## P
// Basys3_Abacus_Top
 module Basys3_Abacus_Top(
	 input clk,
	 input rst,
    input btnC,
    input btnR,
    input btnU,
    input [15:0] sw,
     output [6:0] seg,
     output dp,
     output [3:0] an,
     output [15:0] led
 );
Size: ~2300 cells after synthesis, ~240 flip-flops, about 49 I/O pins, roughly 0.015 mm2 of cells after synthesis.
==> flow/config.mk <==
export PLATFORM = sky130hd
export DESIGN_NAME = Basys3_Abacus_Top
export DESIGN_NICKNAME = Basys3_Abacus_Top
export VERILOG_FILES = /design/flow/design.v
export SDC_FILE = /design/flow/constraint.sdc
export NUM_CORES = 4
export LEC_CHECK = 0
export ABC_AREA = 1
export CAP_MARGIN = 15
export CELL_PAD_IN_SITES_DETAIL_PLACEMENT = 2
export CELL_PAD_IN_SITES_GLOBAL_PLACEMENT = 0
export CORE_ASPECT_RATIO = 0.63
export CORE_MARGIN = 2
export CORE_UTILIZATION = 55
export CTS_CLUSTER_SIZE = 31
export HOLD_SLACK_MARGIN = -0.05
export MAX_ROUTING_LAYER = met5
export MIN_ROUTING_LAYER = met2
export PLACE_DENSITY = 0.8
export SETUP_SLACK_MARGIN = 0.31
export SLEW_MARGIN = 5
export TNS_END_PERCENT = 25
==> flow/constraint.sdc <==
create_clock -name core_clock -period 8.94 [get_ports {clk}]
set_input_delay 1.7880 -clock core_clock [delete_from_list [all_inputs] [get_ports {clk}]]
set_output_delay 1.7880 -clock core_clock [all_outputs]
set_load 0.01 [all_outputs]
run.sh (not shown) runs the stock make flow with config.mk's settings and CLKGATE_MAP_FILE=.
For P, the flow was terminated by a tool error in detailed placement (3_5_place_dp) and produced no final design.
diff inputs: P => Q
Settings: PLACE_DENSITY removed (was 0.8); CAP_MARGIN changed from 15 to 20; CELL_PAD_IN_SITES_DETAIL_PLACEMENT removed (was 2); CORE_ASPECT_RATIO removed (was 0.63); TNS_END_PERCENT removed (was 25); SLEW_MARGIN changed from 5 to 20; SETUP_SLACK_MARGIN removed (was 0.31); HOLD_SLACK_MARGIN removed (was -0.05); MIN_ROUTING_LAYER removed (was met2); ABC_AREA removed (was 1); CELL_PAD_IN_SITES_GLOBAL_PLACEMENT removed (was 0); CORE_UTILIZATION changed from 55 to 59; MAX_ROUTING_LAYER removed (was met5); CTS_CLUSTER_SIZE removed (was 31); the clock period (ns, I/O delays scaled along) changed from 8.94 to 6.61.
Findings:
- Q reached the final stage; the timing, design-rule and antenna checks on its layout passed.
- Yosys stat chip area of Q exceeds that of P by a few percent.
- Changes observed in Q relative to P: die area went down by 2.5%, routability congestion estimate dropped 3.9%, net count after synthesis lower.

========
Starting RTL as in the previous note.
Settings: LEC_CHECK=0, ABC_AREA=1, CAP_MARGIN=15, CELL_PAD_IN_SITES_DETAIL_PLACEMENT=2, CELL_PAD_IN_SITES_GLOBAL_PLACEMENT=0, CORE_ASPECT_RATIO=0.63, CORE_MARGIN=2, CORE_UTILIZATION=55, CTS_CLUSTER_SIZE=82, GPL_ROUTABILITY_DRIVEN=0, HOLD_SLACK_MARGIN=-0.05, MAX_ROUTING_LAYER=met4, MIN_ROUTING_LAYER=met2, PLACE_DENSITY=0.8, SETUP_SLACK_MARGIN=0.31, SLEW_MARGIN=5, TNS_END_PERCENT=25; clock period 8.94 ns.
The baseline aborted during detailed placement (3_5_place_dp) on DPL-0033.
==> next run, changes <==
Settings changed: ABC_AREA 1 to default, CAP_MARGIN 15 to 20, CELL_PAD_IN_SITES_DETAIL_PLACEMENT 2 to default, CELL_PAD_IN_SITES_GLOBAL_PLACEMENT 0 to default, CORE_ASPECT_RATIO 0.63 to default, CORE_UTILIZATION 55 to 58, CTS_CLUSTER_SIZE 82 to default, GPL_ROUTABILITY_DRIVEN 0 to default, HOLD_SLACK_MARGIN -0.05 to default, MAX_ROUTING_LAYER met4 to default, MIN_ROUTING_LAYER met2 to default, PLACE_DENSITY 0.8 to default, SETUP_SLACK_MARGIN 0.31 to default, SLEW_MARGIN 5 to 20, TNS_END_PERCENT 25 to default.
Clock period 8.94 ns to 3.94 ns, I/O delays scaled along.
After rerunning:
- The new run completed, yet does not pass: negative setup slack
- die area goes down slightly
- synthesized area went up by a few percent
- synthesized cell count shrinks by roughly a tenth
==> next run, changes <==
Settings changed: CAP_MARGIN 20 to 35, CORE_UTILIZATION 58 to 40, CTS_CLUSTER_SIZE from default to 90.
Clock period 3.94 ns to 10.0 ns, I/O delays scaled along.
This time the run passed the timing, design-rule and antenna checks.
Design area came out lower by 12%.
Total power came out lower by 57%.
Wire length came out lower by 7.7%.
==> next run, changes <==
Settings changed: CAP_MARGIN 35 to 20, CORE_UTILIZATION 40 to 70, CTS_CLUSTER_SIZE 90 to 87, HOLD_SLACK_MARGIN from default to -0.1.
Clock period 10.0 ns to 8.28 ns, I/O delays scaled along.
After rerunning:
- setup slack gets worse by 1.7 ns
- utilization goes up by 32 points
- design area decreases by 2.7%
- hold slack is worse by 0.0093 ns
- total power goes up by 12%
- critical path depth increases by 2
- non-clock buffer count is lower by 4
- wire length goes down by 4.1%
- clock skew grows by 0.0063 ns
==> next run, changes <==
Settings changed: CTS_CLUSTER_DIAMETER from default to 29, CTS_CLUSTER_SIZE 87 to default, HOLD_SLACK_MARGIN -0.1 to default.
Clock period 8.28 ns to 5.17 ns, I/O delays scaled along.
After rerunning:
- With this change the flow reached the layout checks and failed them: negative setup slack
- clock skew increases by 0.017 ns
- global-route usage increases by 5.9 points
- power increases by well over a third
- combinational power increases by well over a third
- worst setup slack degrades by 2.1 ns
- synthesized cell count stays the same
- non-clock buffer count increases by 103
- final area increases by roughly a tenth
==> next run, changes <==
Settings changed: CTS_CLUSTER_DIAMETER 29 to 42.
Clock period 5.17 ns to 5.11 ns, I/O delays scaled along.
The new run reached the layout checks and failed them: negative setup slack.
Design area fell by a few percent.
Setup slack improves by 0.022 ns.
Flip-flop count stays the same.
First-iteration DRC count fell by about a fifth.
Clock skew rose by 0.010 ns.
Critical path depth rose by 1.

========
v51:
Basys3_Abacus_Top again, from the RTL that the note above started with.
Settings: LEC_CHECK=0, ABC_AREA=1, CAP_MARGIN=40, CELL_PAD_IN_SITES_GLOBAL_PLACEMENT=2, CORE_ASPECT_RATIO=0.77, CORE_MARGIN=2, CORE_UTILIZATION=70, CTS_CLUSTER_SIZE=43, MAX_ROUTING_LAYER=met4, MIN_ROUTING_LAYER=met2, SLEW_MARGIN=25, TNS_END_PERCENT=100; clock period 8.53 ns.
v51 got as far as global placement without I/O (3_1_place_gp_skip_io), where a tool error ended the run.
--- input diff v51..v47 ---
Settings: CORE_ASPECT_RATIO removed (was 0.77); SLEW_MARGIN changed from 25 to 20; CTS_CLUSTER_SIZE changed from 43 to 15; PLACE_DENSITY_LB_ADDON newly set to 0.27; CORE_UTILIZATION changed from 70 to 72; MIN_ROUTING_LAYER removed (was met2); TNS_END_PERCENT removed (was 100); CELL_PAD_IN_SITES_GLOBAL_PLACEMENT removed (was 2); CTS_CLUSTER_DIAMETER newly set to 54; CAP_MARGIN changed from 40 to 20; the clock period (ns, I/O delays scaled along) changed from 8.53 to 4.17.
Notes after the runs:
- From the logs: v47 reached the end of the flow and failed the layout checks with setup timing.
- Run status, v51: aborted in global placement without I/O (3_1_place_gp_skip_io), error GPL-0301
- Compared with v51, in v47 area of the die decreased by 640 µm² relative to the old numbers; number of standard cells after synthesis closely matched the old numbers; pre-placement core utilization increased by 1.9 points relative to the old numbers; number of distinct library cells after synthesis closely matched the old numbers.
- Chip width delta for v47 relative to v51: about 13% lower
- [compare] base=v51 new=v47: row count up about 13%; die extent in y increased 12%.
--- input diff v47..v35 ---
Settings: MAX_ROUTING_LAYER removed (was met4); CTS_CLUSTER_SIZE removed (was 15); PLACE_DENSITY_LB_ADDON removed (was 0.27); CORE_UTILIZATION changed from 72 to 59; ABC_AREA removed (was 1); CTS_CLUSTER_DIAMETER removed (was 54); the clock period (ns, I/O delays scaled along) changed from 4.17 to 6.5.
Notes after the runs:
- v35 went all the way through the flow, and no timing, DRC or antenna check failed.
- Going from v47 to v35, met2 track demand over resource in global routing went down by 18 points; highest ir drop seen on vdd fell by 0.19 mV.
- On minimum clock period after layout, v35 does worse than v47.
- Of v35 and v47, the run reporting the lower initial core utilization was v35.
- Compared to v47, v35 shows a wider setup margin.
- From v47 to v35 the numbers moved as follows: flip-flop and latch share of the layout cell area now larger, critical path depth now smaller.
Input changes introduced in v53 (baseline for comparison: v35):
Settings: an added TNS_END_PERCENT of 5; an added HOLD_SLACK_MARGIN of -0.1; an added CTS_CLUSTER_SIZE of 87; a change of CORE_UTILIZATION from 59 to 68; a change of the clock period (ns, I/O delays scaled along) from 6.5 to 8.28.
[summary]
In summary, v35 completed successfully, with a layout that passed the timing, design-rule and antenna checks. Per the final summary, v53 finished and its layout is clean on timing, DRC and antenna. Delta (v53 minus v35): floorplan-stage core utilization increased by 9.1 points relative to the old numbers, area added between synthesis and finish increased by 0.21 points relative to the old numbers, combinational power decreased by about 20% relative to the old numbers, clock group share of total power increased by 3.0 points relative to the old numbers, critical path depth increased by 2 relative to the old numbers. Comparing v35 and v53, final core utilization is lower on v35. Diff v35 -> v53: clock tree cell share of total cell area shows an increase of 0.64 points, total CTS buffers shows a reduction of 1, final cell count shows a reduction of 25, via count shows an increase of 368, multi-input combinational cell count shows no meaningful change.
What v50 does differently from v53 at the input level:
Settings: HOLD_SLACK_MARGIN no longer set, was -0.1; TNS_END_PERCENT no longer set, was 5; CTS_CLUSTER_SIZE no longer set, was 87; ABC_AREA now 1, previously not set; CORE_UTILIZATION now 72, was 68; the clock period (ns, I/O delays scaled along) now 12.4, was 8.28.
- v50 vs v53, critical setup path kind: input port to primary output vs register to register
- NOTE post-synthesis cell count v53->v50 increased by more than 10%
- Compared with v53, v50 shows a lower part of the total power dissipated in the clock network.
- Compared with v53, placement density in the core of v50 is higher.
- The layout buffer count excluding clock buffers in v50 sits 1 below the value recorded for v53.
- Of v53 and v50, the run reporting the lower met3 wire length was v50.
- Final design area excluding fillers: v50 better than v53
## Diff of input files: v45 against v50
Settings: swapping 72 for 40 in CORE_UTILIZATION; clearing ABC_AREA, which used to be 1; swapping 12.4 for 6.61 in the clock period (ns, I/O delays scaled along).
Findings:
NOTE non-filler instance count after layout v50->v45 decreased slightly. Compared with v50, v45 shows a higher clock network power share. Run comparison: v45 startpoint of the most critical setup path u3.u2.int_count[5]$_SDFFE_PP0P_; v50 startpoint of the most critical setup path sw[11]. When the final numbers for v50 and v45 were put side by side, the worst path required time turned out to be smaller in v45. From v50 to v45 the numbers moved as follows: setup slack decreased 4.64 ns; sequential share of layout area fell by 1.5 points. After detailed routing, v50 needs less wire than v45. Maximum resistive drop on vdd grows by more than a quarter when moving from v50 to v45. Looking at die size across v50 and v45, the one that comes out higher is v45. Looking at utilization, v45 sits 36 points below v50. In v45 relative to v50, power per cell area had gone up by more than half.

========
Basys3_Abacus_Top again, from the RTL that the note above started with.
Settings: LEC_CHECK=0, ABC_AREA=0, CAP_MARGIN=20, CELL_PAD_IN_SITES_DETAIL_PLACEMENT=2, CORE_ASPECT_RATIO=1.91, CORE_MARGIN=4, CORE_UTILIZATION=41, CTS_CLUSTER_DIAMETER=132, GPL_TIMING_DRIVEN=0, MAX_ROUTING_LAYER=met5, PLACE_DENSITY_LB_ADDON=0.18, SETUP_SLACK_MARGIN=0.7, SLEW_MARGIN=20, TNS_END_PERCENT=50; clock period 8.14 ns.
The first run completed without violations.
Next try:
Settings changed: ABC_AREA 0 to unset, CELL_PAD_IN_SITES_DETAIL_PLACEMENT 2 to unset, CORE_ASPECT_RATIO 1.91 to unset, CORE_MARGIN 4 to 2, CORE_UTILIZATION 41 to 67, CTS_CLUSTER_DIAMETER 132 to unset, CTS_CLUSTER_SIZE set to 15, GPL_TIMING_DRIVEN 0 to unset, MAX_ROUTING_LAYER met5 to unset, PLACE_DENSITY_LB_ADDON 0.18 to unset, SETUP_SLACK_MARGIN 0.7 to unset, TNS_END_PERCENT 50 to unset.
Clock period 8.14 ns to 5.25 ns, I/O delays scaled along.
What happened:
- Now the flow completed, yet does not pass: negative setup slack
- area after synthesis stays the same
- routed wire length drops by well over a third
- final cell count drops by a little under a tenth
- setup slack gets worse by 1.2 ns
- via count drops by roughly a tenth
- clock power climbs by well over a third
- first-iteration DRC count climbs by well over a third
Next try:
Settings changed: ABC_AREA set to 1, CORE_UTILIZATION 67 to 70, CTS_CLUSTER_DIAMETER set to 42, CTS_CLUSTER_SIZE 15 to unset, SETUP_SLACK_MARGIN set to 0.7.
Clock period 5.25 ns to 4.76 ns, I/O delays scaled along.
Outcome: This time the run completed with no timing, DRC or antenna violations. Power climbs by 24%. Via count goes down by 2.2%. Maximum frequency is higher by about 24%. Clock skew decreases by 0.0072 ns.

========
== run 1 ==
Starting RTL as in the previous note.
Design Basys3_Abacus_Top, start of the top module:
 module Basys3_Abacus_Top(
	 input clk,
	 input rst,
    input btnC,
    input btnR,
    input btnU,
    input [15:0] sw,
     output [6:0] seg,
     output dp,
     output [3:0] an,
     output [15:0] led
 );
clock: 4.87 ns
lec_check: 0
abc_area: 1
cap_margin: 20
core_margin: 2
core_utilization: 72
cts_cluster_diameter: 29
cts_cluster_size: 93
place_density_lb_addon: 0.26
setup_slack_margin: 0.86
slew_margin: 20
tns_end_percent: 5
What run 2 does differently from run 1 at the input level:
Settings: TNS_END_PERCENT: 5 -> unset; SETUP_SLACK_MARGIN: 0.86 -> -0.16; CTS_CLUSTER_SIZE: 93 -> unset; SLEW_MARGIN: 20 -> 0; the clock period (ns, I/O delays scaled along): 4.87 -> 4.02.
### Flow results
Diff run 1..run 2 | synthesized area | unchanged. Taking run 1 as the reference, in run 2 per-cell via count in the routed design did not really move; hold slack has remained practically unchanged. Per the comparison of run 2 with run 1, final instance area saw an increase, internal portion of total power rose 0.88 mW, net switching share of the total power went down, area taken by flip-flops and latches fell about 0.4%. Completing all stages was not enough for run 2: its layout failed the final checks because of setup timing. Against run 1, run 2 reports a maximum number of pins on one net before global-route repair that is higher.
The inputs of run 3 differ from those of run 2 as listed below.
Settings: setting PLACE_DENSITY to 0.42 for the first time; changing SLEW_MARGIN from 0 to 20; removing PLACE_DENSITY_LB_ADDON (formerly 0.26); changing CTS_CLUSTER_DIAMETER from 29 to 394; changing SETUP_SLACK_MARGIN from -0.16 to 0.45; setting CTS_CLUSTER_SIZE to 10 for the first time; changing the clock period (ns, I/O delays scaled along) from 4.02 to 3.88.
### Flow results
Complete run, failing final checks: run 2, reason setup timing.
Layout checks on run 3: not met. Flow itself completed; violations: setup timing.
Sort run 2 and run 3 by number of buffers added for setup after CTS, descending, and run 3 comes first.
Run comparison: run 2 slowest cell on the critical path sky130_fd_sc_hd__dfxtp_4; run 3 slowest cell on the critical path sky130_fd_sc_hd__dfxtp_2
Looking at leading power group, the clock result is from run 2; the sequential cells one comes from run 3.
Run 2 → run 3: transition at the pin with the smallest max-transition slack lost 0.070 ns, overall power consumption moved down.
Run 3 vs. run 2: cell count after placement went up by 38.
Going from run 2 to run 3, post-route cell area now smaller; net switching power figure saw a decrease; total of clock buffers placed in the layout has decreased.
Measured against run 3, the wire length of run 2 comes out at 1.13 times the reference value.
--- input diff run 3..run 4 ---
Settings: a change of CTS_CLUSTER_DIAMETER from 394 to 42; a deleted CTS_CLUSTER_SIZE that had been 10; an added CORE_ASPECT_RATIO of 0.91; an added GPL_ROUTABILITY_DRIVEN of 0; a change of SETUP_SLACK_MARGIN from 0.45 to 0.7; a change of the clock period (ns, I/O delays scaled along) from 3.88 to 4.65.
Findings:
Summary of run 4 over run 3: aggregate global routing overflow held steady; minimum clock period after layout up 0.0060 ns; power consumed by the clock network has increased; wire length -340 um; clock latency on the worst-skew pair increased by 0.04 ns relative to the old numbers.
Nothing crashed in run 3 and all stages finished; the problem is that the final layout failed, the offending checks being setup timing.
Run 4 reached the final stage; the timing, design-rule and antenna checks on its layout passed.
Of run 3 and run 4, the run reporting the lower number of nets in the layout was run 4.
Taking run 3 as the reference, in run 4 final instance area saw an increase, non-clock buffer instance count of the final layout saw a decrease, required time at the endpoint of the critical path saw an increase, power saw a decrease.
For run 5, these inputs were changed with respect to run 4:
Settings: removing SETUP_SLACK_MARGIN (formerly 0.7); removing CTS_CLUSTER_DIAMETER (formerly 42); removing PLACE_DENSITY (formerly 0.42); removing ABC_AREA (formerly 1); changing CORE_UTILIZATION from 72 to 40; removing GPL_ROUTABILITY_DRIVEN (formerly 0); removing CORE_ASPECT_RATIO (formerly 0.91); changing the clock period (ns, I/O delays scaled along) from 4.65 to 10.0.
Results
Looking at the reports, run 5 completed the entire flow and the layout it produced met the timing, design-rule and antenna checks.
No stage failed in run 4, and the final checks on the layout all came back clean.
The area fraction in full adders, half adders and majority gates number comes out lower for run 5 vs run 4.
Post-layout utilization of the core was higher in run 4 than in run 5.
Compared with run 4, in run 5 sequential share of layout area essentially unchanged; power decreased 56%; length of the first detailed-routing pass in iterations decreased 3.
Power is estimated from default activity; no workload was simulated.
